==> 06-28: inputs <==
==> flow/design.v <==
`timescale 1ns / 1ns
    localparam int PREGS   = 128;
    localparam int PREG_W  = $clog2(PREGS);    
    localparam int ROB_DEPTH = 16;
    localparam int ROB_PTR_W = $clog2(ROB_DEPTH);
    typedef enum logic [3:0] {
        NA,
        ADD,
        SUB,
        ANDD,
        ORR,
        RSHIFT,
        SLTIU,
        LUI
    } ALUCTRL;
    typedef enum logic [3:0] {
        NOFUNC,
        ALU,
        MEM,
        BRANCH
    } FUNCU;
    typedef enum logic {
        BHW,
        WORD
    } MEMDATATYPE;
    typedef enum logic {
        STORE,
        LOAD
    } LOADSTORE;
    typedef struct packed {
        logic [31:0] instr;
        logic [31:0] pc;
    } fetch_t;
    typedef struct packed {
        logic [31:0] instr;
        logic [31:0] pc;         
        logic [6:0]  opcode;
        logic [4:0]  rs1;        
        logic        rs1Used;
        logic [4:0]  rs2;
        logic        rs2Used;
        logic [4:0]  rd;
        logic        rdUsed;
        logic [31:0] imm;
        logic        immUsed;
        logic        spec;
        logic        lsType;     
        logic        loadStore;  
        logic        branch;
        logic        jump;
        logic        speculative;
        logic [3:0]  aluop;
        logic [3:0]  funcU;
    } decode_t;
    typedef struct packed {
        logic [PREG_W-1:0] rs1;
        logic [PREG_W-1:0] rs2;
        logic [PREG_W-1:0] rd;
        logic [PREG_W-1:0] old_rd;
        logic [4:0] arch_rd;
        logic [31:0] pc;
        logic [6:0]  opcode;
        logic [31:0] imm;
        logic        imm_used;
        logic        rd_used;
        logic [3:0]  aluop;
        logic [3:0]  funcU;
        logic [1:0]  load_store_type;    
        logic        speculative;
        logic        jump;
        logic        branch;
    } rename_t;
    typedef struct packed {
        logic        valid;
        logic        ready;
        logic [PREG_W-1:0] rs1;
        logic [PREG_W-1:0] rs2;
        logic [PREG_W-1:0] rd;
        logic [PREG_W-1:0] old_rd;
        logic [ROB_PTR_W-1:0] ROB_tag;
        logic [ROB_PTR_W-1:0] ROB_tag_clone;  
        logic [31:0] pc;
        logic [6:0]  opcode;
        logic [31:0] imm;
        logic        imm_used;
        logic        rd_used;
        logic [3:0]  aluop;
        logic [3:0]  funcU;
        logic [1:0]  load_store_type;
        logic        speculative;
        logic        jump;
        logic        branch;
        logic [31:0] rs1_val;
        logic [31:0] rs2_val;
        logic        rs1_rdy;
        logic        rs2_rdy;
        logic [6:0]  rs1_tag;    
        logic [6:0]  rs2_tag;
    } rs_entry_t;
    typedef rs_entry_t dispatch_t;
    typedef struct packed {
        logic        valid;
        logic        completed;
        logic        has_dest;
        logic [4:0]        arch_rd;
        logic [PREG_W-1:0] dest_preg;
        logic [PREG_W-1:0] old_preg;
        logic        is_branch;
        logic [31:0] pc;
    } rob_entry_t;
    typedef struct packed {
        logic [PREG_W-1:0] rd_addr;
        logic [31:0] rs1_val;
        logic rs1_used;
        logic [31:0] rs2_val;
        logic rs2_used;
        logic [31:0] imm_val;
        logic imm_used;
        logic [3:0] aluop;
        logic [ROB_PTR_W-1:0] ROB_tag;
    } alu_entry_t;
    typedef struct packed {
        logic [PREG_W-1:0] rd_addr;
        logic [31:0] rd_val;
        logic completed;
        logic [ROB_PTR_W-1:0] ROB_tag;
    } alu_out_t;
    typedef struct packed {
        logic [PREG_W-1:0] rd_addr;
        logic [31:0] rs1_val;
        logic rs1_used;
        logic [31:0] rs2_val;
        logic rs2_used;
        logic [31:0] imm_val;
        logic imm_used;
        logic jump;
        logic branch;
        logic [31:0] pc;
        logic took_branch;
        logic [ROB_PTR_W-1:0] ROB_tag;
    } branch_entry_t;
    typedef struct packed {
        logic [PREG_W-1:0] rd_addr;
        logic [31:0] rd_val;
        logic [31:0] dest_addr;
        logic branch_taken;  
        logic completed;
        logic mispredict;
        logic [ROB_PTR_W-1:0] ROB_tag;
    } branch_out_t;
    typedef struct packed {
        logic [PREG_W-1:0] rd_addr;
        logic [31:0] rs1_val;
        logic rs1_used;
        logic [31:0] rs2_val;
        logic rs2_used;
        logic [31:0] imm_val;
        logic imm_used;
        logic lsType;  
        logic loadStore;  
        logic [31:0] pc;
        logic [ROB_PTR_W-1:0] ROB_tag;
    } lsu_entry_t;
    typedef struct packed {
        logic [PREG_W-1:0] rd_addr; 
        logic [31:0] rd_val;
        logic completed;
        logic [ROB_PTR_W-1:0] ROB_tag;
    } lsu_out_t;
    typedef struct packed {
        logic [PREG_W-1:0] rd_addr;      
        logic [31:0]       rd_val;       
        logic              completed;    
        logic              mispredict;   
        logic [ROB_PTR_W-1:0] ROB_tag;  
        logic              branch_taken;  
        logic [31:0]       dest_addr;     
        logic [1:0]        src_fu;        
    } wb_packet_t;
    localparam int RS_ENTRY_W     = 204;    
    localparam int FETCH_T_W      = 64;
    localparam int DECODE_T_W     = 136;
    localparam int RENAME_T_W     = 119;
    localparam int ALU_OUT_T_W    = 44;
    localparam int BRANCH_OUT_T_W = 78;
    localparam int LSU_OUT_T_W    = 44;
`timescale 1ns / 1ns
module prioritydecoder 
#(
    parameter WIDTH = 4
)(
    input logic [WIDTH-1:0] in,
    output logic [$clog2(WIDTH)-1:0] out,
    output logic valid
);
    always_comb begin
        valid = 1'b0;
        out   = '0;
        for (int i = WIDTH-1; i >= 0; i--) begin
            if (in[i] && !valid) begin
                valid = 1'b1;
                out   = i[$clog2(WIDTH)-1:0];  
            end
        end
    end
endmodule
`timescale 1ns / 1ns
 `timescale 1ns / 1ns
module reservation_station #(
    parameter int  RS_DEPTH   = 8
)(
    input  logic      clk_i,
    input  logic      rst_i,
    input  logic      recover_i,
    input  logic      disp_valid_i,
    output logic      disp_ready_o,
    input  logic [RS_ENTRY_W-1:0] disp_entry_i,    
    output logic      issue_valid_o,
    input  logic      issue_ready_i,
    output logic [RS_ENTRY_W-1:0] issue_entry_o,   
    input  logic       cdb_valid_i,
    input  logic [6:0] cdb_tag_i
);
    logic [RS_ENTRY_W-1:0] entries [RS_DEPTH];      
    rs_entry_t rd_tmp;                  
    rs_entry_t nx_tmp;                  
    logic [RS_ENTRY_W-1:0] entries_n [RS_DEPTH];
    logic [RS_DEPTH-1:0] valid_vec;
    logic [RS_DEPTH-1:0] ready_vec;
    always_comb begin
        for (int i = 0; i < RS_DEPTH; i++) begin
            rd_tmp       = entries[i];
            valid_vec[i] = rd_tmp.valid;
            ready_vec[i] = rd_tmp.rs1_rdy & rd_tmp.rs2_rdy;  
        end
    end
    logic [RS_DEPTH-1:0] free_mask; 
    assign free_mask = ~valid_vec;
    logic [$clog2(RS_DEPTH)-1:0] free_idx;
    logic have_free;
    prioritydecoder #(.WIDTH(RS_DEPTH)) u_dec_free (
        .in   (free_mask),
        .out  (free_idx),
        .valid(have_free)
    );
    assign disp_ready_o = have_free && !recover_i;
    wire do_insert = disp_valid_i && disp_ready_o;
    logic [RS_DEPTH-1:0] issue_mask;
    assign issue_mask = valid_vec & ready_vec;
    logic [$clog2(RS_DEPTH)-1:0] issue_idx;
    logic have_issue;
    prioritydecoder #(.WIDTH(RS_DEPTH)) u_dec_issue (
        .in   (issue_mask),
        .out  (issue_idx),
        .valid(have_issue)
    );
    logic                          hold_valid;      
    rs_entry_t                      hold_entry;      
    logic [$clog2(RS_DEPTH)-1:0]    hold_idx;        
    wire cand_valid = have_issue && !recover_i;      
    wire do_issue   = issue_valid_o && issue_ready_i;  
    always_ff @(posedge clk_i or posedge rst_i) begin
        if (rst_i) begin
            hold_valid <= 1'b0;                     
            hold_entry <= '0;                       
            hold_idx   <= '0;                       
        end else if (recover_i) begin
            hold_valid <= 1'b0;
            hold_entry <= '0;
            hold_idx   <= '0;
        end else begin
            if (!hold_valid && cand_valid) begin    
                hold_valid <= 1'b1;                 
                hold_entry <= entries[issue_idx];   
                hold_idx   <= issue_idx;            
            end
            if (hold_valid && issue_ready_i) begin  
                hold_valid <= 1'b0;                 
            end
        end
    end
    assign issue_valid_o = hold_valid && !recover_i;       
    assign issue_entry_o = hold_valid ? hold_entry : '0;   
    always_comb begin
        for (int i = 0; i < RS_DEPTH; i++) begin
            nx_tmp = entries[i];
            if (cdb_valid_i && nx_tmp.valid) begin
                if (!nx_tmp.rs1_rdy && (nx_tmp.rs1_tag == cdb_tag_i))
                    nx_tmp.rs1_rdy = 1'b1;
                if (!nx_tmp.rs2_rdy && (nx_tmp.rs2_tag == cdb_tag_i))
                    nx_tmp.rs2_rdy = 1'b1;
            end
            if (do_insert && (free_idx == i)) begin
                nx_tmp       = disp_entry_i;
                nx_tmp.valid = 1'b1;
            end
            if (do_issue && !(do_insert && (hold_idx == free_idx)) && (hold_idx == i)) begin
                nx_tmp.valid   = 1'b0;
                nx_tmp.rs1_rdy = 1'b0;
                nx_tmp.rs2_rdy = 1'b0;
            end
            entries_n[i] = nx_tmp;
        end
    end
    always_ff @(posedge clk_i or posedge rst_i) begin
        if (rst_i) begin
            for (int i = 0; i < RS_DEPTH; i++) begin
                entries[i] <= '0;
            end
        end else if (recover_i) begin
            for (int i = 0; i < RS_DEPTH; i++) begin
                entries[i] <= '0;
            end
        end else begin
            for (int i = 0; i < RS_DEPTH; i++) begin
                entries[i] <= entries_n[i];
            end
        end
    end
endmodule
==> flow/run.sh <==
#!/bin/bash
# the make line also repeats each setting of config.mk as NAME=value (left out here)
make -C /OpenROAD-flow-scripts/flow DESIGN_CONFIG=/design/flow/config.mk WORK_HOME=/design/flow/orfs CLKGATE_MAP_FILE= finish
==> flow/config.mk <==
export PLATFORM = sky130hd
export DESIGN_NAME = reservation_station
export DESIGN_NICKNAME = reservation_station
export VERILOG_FILES = /design/flow/design.v
export SDC_FILE = /design/flow/constraint.sdc
export NUM_CORES = 4
export LEC_CHECK = 0
export CAP_MARGIN = 20
export CORE_MARGIN = 4
export CORE_UTILIZATION = 61
export PLACE_DENSITY = 0.55
export SETUP_SLACK_MARGIN = 0.78
export SLEW_MARGIN = 20
==> flow/constraint.sdc <==
create_clock -name core_clock -period 4.49 [get_ports {clk_i}]
set_input_delay 0.8980 -clock core_clock [delete_from_list [all_inputs] [get_ports {clk_i}]]
set_output_delay 0.8980 -clock core_clock [all_outputs]
set_load 0.01 [all_outputs]
==> inputs of 02-11, as changes to 06-28 <==
--- a/flow/config.mk
+++ b/flow/config.mk
@@ -7,7 +7,7 @@
 export LEC_CHECK = 0
 export CAP_MARGIN = 20
-export CORE_MARGIN = 4
-export CORE_UTILIZATION = 61
-export PLACE_DENSITY = 0.55
-export SETUP_SLACK_MARGIN = 0.78
+export CORE_MARGIN = 2
+export CORE_UTILIZATION = 72
+export CTS_CLUSTER_SIZE = 40
+export SETUP_SLACK_MARGIN = -0.48
 export SLEW_MARGIN = 20
==> flow/constraint.sdc (replaced) <==
create_clock -name core_clock -period 7.21 [get_ports {clk_i}]
set_input_delay 1.4420 -clock core_clock [delete_from_list [all_inputs] [get_ports {clk_i}]]
set_output_delay 1.4420 -clock core_clock [all_outputs]
set_load 0.01 [all_outputs]
==> inputs of 04-20, as changes to 06-28 <==
--- a/flow/config.mk
+++ b/flow/config.mk
@@ -7,7 +7,8 @@
 export LEC_CHECK = 0
 export CAP_MARGIN = 20
-export CORE_MARGIN = 4
-export CORE_UTILIZATION = 61
-export PLACE_DENSITY = 0.55
-export SETUP_SLACK_MARGIN = 0.78
+export CORE_MARGIN = 2
+export CORE_UTILIZATION = 72
+export CTS_CLUSTER_SIZE = 14
+export HOLD_SLACK_MARGIN = -0.09
+export SETUP_SLACK_MARGIN = 0.48
 export SLEW_MARGIN = 20
==> flow/constraint.sdc (replaced) <==
create_clock -name core_clock -period 3.28 [get_ports {clk_i}]
set_input_delay 0.6560 -clock core_clock [delete_from_list [all_inputs] [get_ports {clk_i}]]
set_output_delay 0.6560 -clock core_clock [all_outputs]
set_load 0.01 [all_outputs]
==> flow_metrics.py <==
# Metrics from the implementation run
metrics = {
    "status": {
        "run_status": "finished clean",
    },
    "worst_setup_path": {
        "crit_path_top_delay_cell": "sky130_fd_sc_hd__dfrtp_4",
        "worstReg2RegEnd": "hold_entry[101]",
    },
    "timing": {
        "fin_ws_ns": 1.883,
        "timing.final.crit_period_ns": 5.327,
        "slew_headroom_pct": 19.78,
    },
    "cells_and_area": {
        "signal_buffer_area_fraction_pct": 6.025,
        "layout.cell_area.non_filler_mm2": 0.09490,
    },
    "place": {
        "detailedPlace.worstSlack_ns": 2.276,
    },
    "routing": {
        "drtIter0Drc": 13220,
        "route.layer.met1.wl_mm": 102.7,
    },
    "clocking": {
        "number_of_buffers_inserted_to_repair_setup_after_cts": 0,
    },
    "die": {
        "core.rowCount": 126,
    },
}
the above is filed under 02-11

==> flow_metrics.py <==
# Metrics from the implementation run
metrics = {
    "timing": {
        "fin_ws_ns": 0.2949,
        "timing.final.crit_period_ns": 2.985,
        "slew_headroom_pct": 19.36,
    },
    "place": {
        "detailedPlace.worstSlack_ns": 0.2088,
    },
    "routing": {
        "drtIter0Drc": 13050,
        "route.layer.met1.wl_mm": 100.3,
    },
    "cells_and_area": {
        "signal_buffer_area_fraction_pct": 8.164,
    },
    "die": {
        "core.rowCount": 126,
    },
    "worst_setup_path": {
        "worstReg2RegEnd": "entries[0][115]",
    },
    "status": {
        "run_status": "finished clean",
    },
}
the above is filed under 04-20

==> flow_metrics.py <==
# Metrics from the implementation run
metrics = {
    "status": {
        "run_status": "finished clean",
    },
    "worst_setup_path": {
        "crit_path_top_delay_cell": "sky130_fd_sc_hd__dfrtp_1",
        "worstReg2RegEnd": "hold_entry[2]",
    },
    "synth": {
        "netlist_logic_family_top": "AND-OR/OR-AND gates",
    },
    "timing": {
        "timing.final.crit_period_ns": 3.652,
        "slew_headroom_pct": 8.733,
    },
    "pwr": {
        "internal-power_mw": 26.55,
    },
    "cells_and_area": {
        "layout.cell_area.non_filler_mm2": 0.09712,
        "signal_buffer_area_fraction_pct": 7.621,
    },
    "clocking": {
        "number_of_buffers_inserted_to_repair_setup_after_cts": 3,
    },
    "routing": {
        "drtIter0Drc": 10220,
        "route.layer.met1.wl_mm": 116.2,
    },
    "place": {
        "detailedPlace.worstSlack_ns": 0.6418,
    },
}
the above is filed under 06-28

No activity file was given, so power comes from the tool's default toggle rates.
